== build 63 ==
// fpgaminer_top
module fpgaminer_top (clk, rst, midstate, data, mask, golden_nonce, golden_valid);
make LEC_CHECK=0 ABC_AREA=1 CAP_MARGIN=20 CORE_ASPECT_RATIO=0.99 CORE_MARGIN=2 CORE_UTILIZATION=72 CTS_CLUSTER_DIAMETER=366 CTS_CLUSTER_SIZE=13 MIN_ROUTING_LAYER=met1 PLACE_DENSITY=0.78 SETUP_SLACK_MARGIN=1.13 SLEW_MARGIN=25 finish   # period 10.8 ns
run.sh (not shown) runs the stock make flow with config.mk's settings and CLKGATE_MAP_FILE=.
Run status, build 63: aborted in global routing, error GRT-0116
Edits applied to the flow inputs when going from build 63 to build 44:
- CORE_ASPECT_RATIO no longer set, was 0.99
- CORE_UTILIZATION now 57, was 72
- PLACE_DENSITY no longer set, was 0.78
- SLEW_MARGIN now 20, was 25
- SETUP_SLACK_MARGIN no longer set, was 1.13
- CTS_CLUSTER_SIZE no longer set, was 13
- MIN_ROUTING_LAYER no longer set, was met1
- ABC_AREA no longer set, was 1
- CTS_CLUSTER_DIAMETER no longer set, was 366
- the clock period (ns, I/O delays scaled along) now 6.06, was 10.8
### Flow results
- Nothing crashed in build 44 and all stages finished; the problem is that the final layout failed, the offending checks being negative setup slack.
- Delta (build 44 minus build 63): fraction of synthesized cell area in xor and xnor cells rose by 0.72 points, die span in x now larger, number of gates resized after CTS increased by 499 relative to the old numbers, overall chip area up 62000 µm².
Edits applied to the flow inputs when going from build 44 to build 94:
- setting ABC_AREA to 1 for the first time
- setting CTS_CLUSTER_SIZE to 13 for the first time
- setting CORE_ASPECT_RATIO to 0.99 for the first time
- setting PLACE_DENSITY to 0.78 for the first time
- setting SETUP_SLACK_MARGIN to 1.64 for the first time
- changing CORE_UTILIZATION from 57 to 72
- setting MIN_ROUTING_LAYER to met1 for the first time
- setting CTS_CLUSTER_DIAMETER to 38 for the first time
- changing the clock period (ns, I/O delays scaled along) from 6.06 to 10.8
Results
Build 94 did not make it past global routing, where a tool error ended it. Relative to build 44, post-cts gate resize count has decreased by 496 in build 94. What build 44 reported for synthesized netlist cell count has to be multiplied by 1.4 to get the figure for build 94. Taking build 94 over build 44, the horizontal die size ratio works out to 0.908. Diff build 94..build 44 | H-tree level count | unchanged. From build 44 to build 94 the numbers moved as follows: area after synthesis has increased, floorplan row count has decreased, synthesized-area fraction occupied by ao, oa, aoi and oai cells has increased, post-synthesis simple-gate area fraction has increased, vertical extent of the die has decreased. In build 94, setup slack at placement is higher than in build 44.
The inputs of build 73 differ from those of build 94 as listed below.
- swapping 72 for 27 in CORE_UTILIZATION
- clearing ABC_AREA, which used to be 1
- clearing SETUP_SLACK_MARGIN, which used to be 1.64
- clearing CORE_ASPECT_RATIO, which used to be 0.99
- clearing CTS_CLUSTER_SIZE, which used to be 13
- clearing MIN_ROUTING_LAYER, which used to be met1
- swapping 0.78 for 0.6 in PLACE_DENSITY
- clearing CTS_CLUSTER_DIAMETER, which used to be 38
- swapping 10.8 for 10.9 in the clock period (ns, I/O delays scaled along)
==> results <==
Build 73 completed end to end with timing, DRC and antenna clean. Post-synthesis xor/xnor area fraction was lower in build 94 than in build 73. Basic-gate share of the synthesized area counting and, or, nand and nor cells: build 73 vs build 94 down 9.3 points. Placer congestion estimate ended up 18% lower on build 73 than on build 94. Build 94 -> build 73: count of different cell masters after synthesis increased by more than a quarter. Build 94 → build 73: die area grew by about 160%, share of cell area taken by muxes after synthesis grew by 13 points. Compared with build 94, build 73 shows a half-perimeter wire length after placement that is 2.2% lower. Compared with build 94, build 73 shows synthesized area that has gone down by a few percent.


## build 87
fpgaminer_top again, from the RTL that the note above started with.
==> flow/design.v (excerpt) <==
module fpgaminer_top (clk, rst, midstate, data, mask, golden_nonce, golden_valid);
export LEC_CHECK = 0
export CAP_MARGIN = 20
export CORE_MARGIN = 2
export CORE_UTILIZATION = 45
export PLACE_DENSITY = 0.6
export SLEW_MARGIN = 20
create_clock -name core_clock -period 12.0 [get_ports {clk}]
[inputs] build 26 vs build 87
# build 87
export LEC_CHECK = 0
export CAP_MARGIN = 20
export CORE_MARGIN = 2
export CORE_UTILIZATION = 45
export PLACE_DENSITY = 0.6
export SLEW_MARGIN = 20
create_clock -name core_clock -period 12.0 [get_ports {clk}]
# build 26
export LEC_CHECK = 0
export CAP_MARGIN = 20
export CELL_PAD_IN_SITES_GLOBAL_PLACEMENT = 1
export CORE_ASPECT_RATIO = 0.55
export CORE_MARGIN = 2
export CORE_UTILIZATION = 65
export CTS_CLUSTER_DIAMETER = 213
export MAX_ROUTING_LAYER = met5
export MIN_ROUTING_LAYER = met2
export PLACE_DENSITY = 0.59
export SLEW_MARGIN = 20
export TNS_END_PERCENT = 75
create_clock -name core_clock -period 18.8 [get_ports {clk}]
--- outcome ---
- Of build 26 and build 87, only build 87 finishes the flow clean.
- Between build 87 and build 26, area of placed instances decreased.
- HPWL after detailed placement in build 26 vs build 87: up 4.8%
- Looking only at routability-driven placement congestion ratio, and setting everything else aside, the higher value of build 26 and build 87 goes to build 26.
- Going from build 87 to build 26, die footprint shrank by more than a quarter.
## Diff of input files: build 71 against build 26
# build 26
export LEC_CHECK = 0
export CAP_MARGIN = 20
export CELL_PAD_IN_SITES_GLOBAL_PLACEMENT = 1
export CORE_ASPECT_RATIO = 0.55
export CORE_MARGIN = 2
export CORE_UTILIZATION = 65
export CTS_CLUSTER_DIAMETER = 213
export MAX_ROUTING_LAYER = met5
export MIN_ROUTING_LAYER = met2
export PLACE_DENSITY = 0.59
export SLEW_MARGIN = 20
export TNS_END_PERCENT = 75
create_clock -name core_clock -period 18.8 [get_ports {clk}]
# build 71
export LEC_CHECK = 0
export CAP_MARGIN = 20
export CORE_MARGIN = 2
export CORE_UTILIZATION = 68
export MAX_ROUTING_LAYER = met4
export SETUP_SLACK_MARGIN = 1.56
export SLEW_MARGIN = 20
create_clock -name core_clock -period 6.06 [get_ports {clk}]
- The placement-stage cell area reported for build 71 is greater than that of build 26 by about 11%.
- Build 71 did not finish; a tool error ended it in global routing (5_1_grt).
- Build 71 against build 26: final weighted congestion of routability-driven global placement shows a reduction of about 26%, number of placed instances with taps included increased about 13%, CTS buffer count now sits higher.


fpgaminer_top again, from the RTL that the note above started with.
// fpgaminer_top
module fpgaminer_top (clk, rst, midstate, data, mask, golden_nonce, golden_valid);
   parameter LOOP_LOG2 = 5;
   localparam [5:0] LOOP = (6'd1 << LOOP_LOG2);
   localparam [31:0] GOLDEN_NONCE_OFFSET = (32'd1 << (7 - LOOP_LOG2)) + 32'd1;
   input clk;
   input rst;
   input [255:0] midstate;
   input [95:0]  data;
   input [31:0]  mask;
   output reg [31:0] golden_nonce;
   output reg 	     golden_valid;
   reg [255:0] state;
   reg [511:0] data_r;
   reg [31:0]  nonce;
   wire        hash_clk = clk;
   wire [255:0] hash, hash2;
   reg [5:0] 	cnt;
   reg 		feedback;
   sha256_transform #(.LOOP(LOOP)) uut (
					.clk(hash_clk),
					.feedback(feedback),
					.cnt(cnt),
					.rx_state(state),
					.rx_input(data_r),
					.tx_hash(hash)
					);
   sha256_transform #(.LOOP(LOOP)) uut2 (
					 .clk(hash_clk),
					 .feedback(feedback),
					 .cnt(cnt),
					 .rx_state(256'h5be0cd191f83d9ab9b05688c510e527fa54ff53a3c6ef372bb67ae856a09e667),
					 .rx_input({256'h0000010000000000000000000000000000000000000000000000000080000000, hash}),
					 .tx_hash(hash2)
					 );
   reg [255:0] 	midstate_buf, data_buf;
   reg [31:0] 	mask_buf;
   reg 		is_golden_ticket;
   reg 		feedback_d1;
   reg [2:0] 	primed;
   wire [5:0] 	cnt_next;
   wire [31:0] 	nonce_next;
   wire 	feedback_next;
   wire 	reset = rst;
   assign cnt_next =  reset ? 6'd0 : (LOOP == 1) ? 6'd0 : (cnt + 6'd1) & (LOOP-1);
   assign feedback_next = (LOOP == 1) ? 1'b0 : (cnt_next != {(LOOP_LOG2){1'b0}});
   assign nonce_next =
		      reset ? 32'd0 :
		      feedback_next ? nonce : (nonce + 32'd1);
   always @ (posedge hash_clk)
     begin
	midstate_buf <= midstate;
	data_buf <= {160'd0, data};
	mask_buf <= mask;
	cnt <= cnt_next;
	feedback <= feedback_next;
	feedback_d1 <= feedback;
	state <= midstate_buf;
	data_r <= {384'h000002800000000000000000000000000000000000000000000000000000000000000000000000000000000080000000, nonce_next, data_buf[95:0]};
	nonce <= nonce_next;
	if (reset)
	  primed <= 3'd0;
  ...
export LEC_CHECK = 0
export ABC_AREA = 1
export CAP_MARGIN = 20
export CORE_ASPECT_RATIO = 0.99
export CORE_MARGIN = 2
export CORE_UTILIZATION = 72
export CTS_CLUSTER_DIAMETER = 366
export CTS_CLUSTER_SIZE = 13
export MIN_ROUTING_LAYER = met1
export PLACE_DENSITY = 0.78
export SETUP_SLACK_MARGIN = 1.47
export SLEW_MARGIN = 25
create_clock -name core_clock -period 10.8 [get_ports {clk}]
The baseline aborted during 5_1_grt, error GRT-0116.
Edit:
==> flow/config.mk (replaced) <==
export PLATFORM = sky130hd
export DESIGN_NAME = fpgaminer_top
export DESIGN_NICKNAME = fpgaminer_top
export VERILOG_FILES = /design/flow/design.v
export SDC_FILE = /design/flow/constraint.sdc
export NUM_CORES = 4
export LEC_CHECK = 0
export ABC_AREA = 0
export CAP_MARGIN = 20
export CORE_ASPECT_RATIO = 0.99
export CORE_MARGIN = 2
export CORE_UTILIZATION = 58
export MAX_ROUTING_LAYER = met4
export MIN_ROUTING_LAYER = met1
export PLACE_DENSITY = 0.61
export SLEW_MARGIN = 40
==> flow/constraint.sdc (replaced) <==
create_clock -name core_clock -period 9.97 [get_ports {clk}]
set_input_delay 1.9940 -clock core_clock [delete_from_list [all_inputs] [get_ports {clk}]]
set_output_delay 1.9940 -clock core_clock [all_outputs]
set_load 0.01 [all_outputs]
With this change the flow ran to the end with no violations.
Synthesized area shrinks by 2.8%.
Synthesized cell count shrinks by 27%.
Die size rose by 21%.
Edit:
==> flow/config.mk (replaced) <==
export PLATFORM = sky130hd
export DESIGN_NAME = fpgaminer_top
export DESIGN_NICKNAME = fpgaminer_top
export VERILOG_FILES = /design/flow/design.v
export SDC_FILE = /design/flow/constraint.sdc
export NUM_CORES = 4
export LEC_CHECK = 0
export CAP_MARGIN = 20
export CORE_MARGIN = 2
export CORE_UTILIZATION = 68
export CTS_CLUSTER_SIZE = 68
export SLEW_MARGIN = 20
==> flow/constraint.sdc (replaced) <==
create_clock -name core_clock -period 7.97 [get_ports {clk}]
set_input_delay 1.5940 -clock core_clock [delete_from_list [all_inputs] [get_ports {clk}]]
set_output_delay 1.5940 -clock core_clock [all_outputs]
set_load 0.01 [all_outputs]
=> Now the flow ended with an error in 5_1_grt with GRT-0232; synthesized area is unchanged; die size went down by 15%; synthesized cell count does not change.
Edit:
--- a/flow/config.mk
+++ b/flow/config.mk
@@ -8,5 +8,4 @@
 export CAP_MARGIN = 20
 export CORE_MARGIN = 2
-export CORE_UTILIZATION = 68
-export CTS_CLUSTER_SIZE = 68
+export CORE_UTILIZATION = 56
 export SLEW_MARGIN = 20
==> flow/constraint.sdc (replaced) <==
create_clock -name core_clock -period 6.06 [get_ports {clk}]
set_input_delay 1.2120 -clock core_clock [delete_from_list [all_inputs] [get_ports {clk}]]
set_output_delay 1.2120 -clock core_clock [all_outputs]
set_load 0.01 [all_outputs]
Now the flow finished with setup timing left.
Synthesized area stays the same.
Die area grows by about 20%.
Synthesized cell count is unchanged.
Edit:
--- a/flow/config.mk
+++ b/flow/config.mk
@@ -8,4 +8,7 @@
 export CAP_MARGIN = 20
 export CORE_MARGIN = 2
-export CORE_UTILIZATION = 56
+export CORE_UTILIZATION = 72
+export CTS_CLUSTER_DIAMETER = 297
+export PLACE_DENSITY = 0.6
+export SETUP_SLACK_MARGIN = 0.4
 export SLEW_MARGIN = 20
==> flow/constraint.sdc (replaced) <==
create_clock -name core_clock -period 5.7 [get_ports {clk}]
set_input_delay 1.1400 -clock core_clock [delete_from_list [all_inputs] [get_ports {clk}]]
set_output_delay 1.1400 -clock core_clock [all_outputs]
set_load 0.01 [all_outputs]
Effect: This time the run aborted during 5_1_grt (GRT-0116). Die area goes down by 22%. Synthesized area does not change. Synthesized cell count does not change.
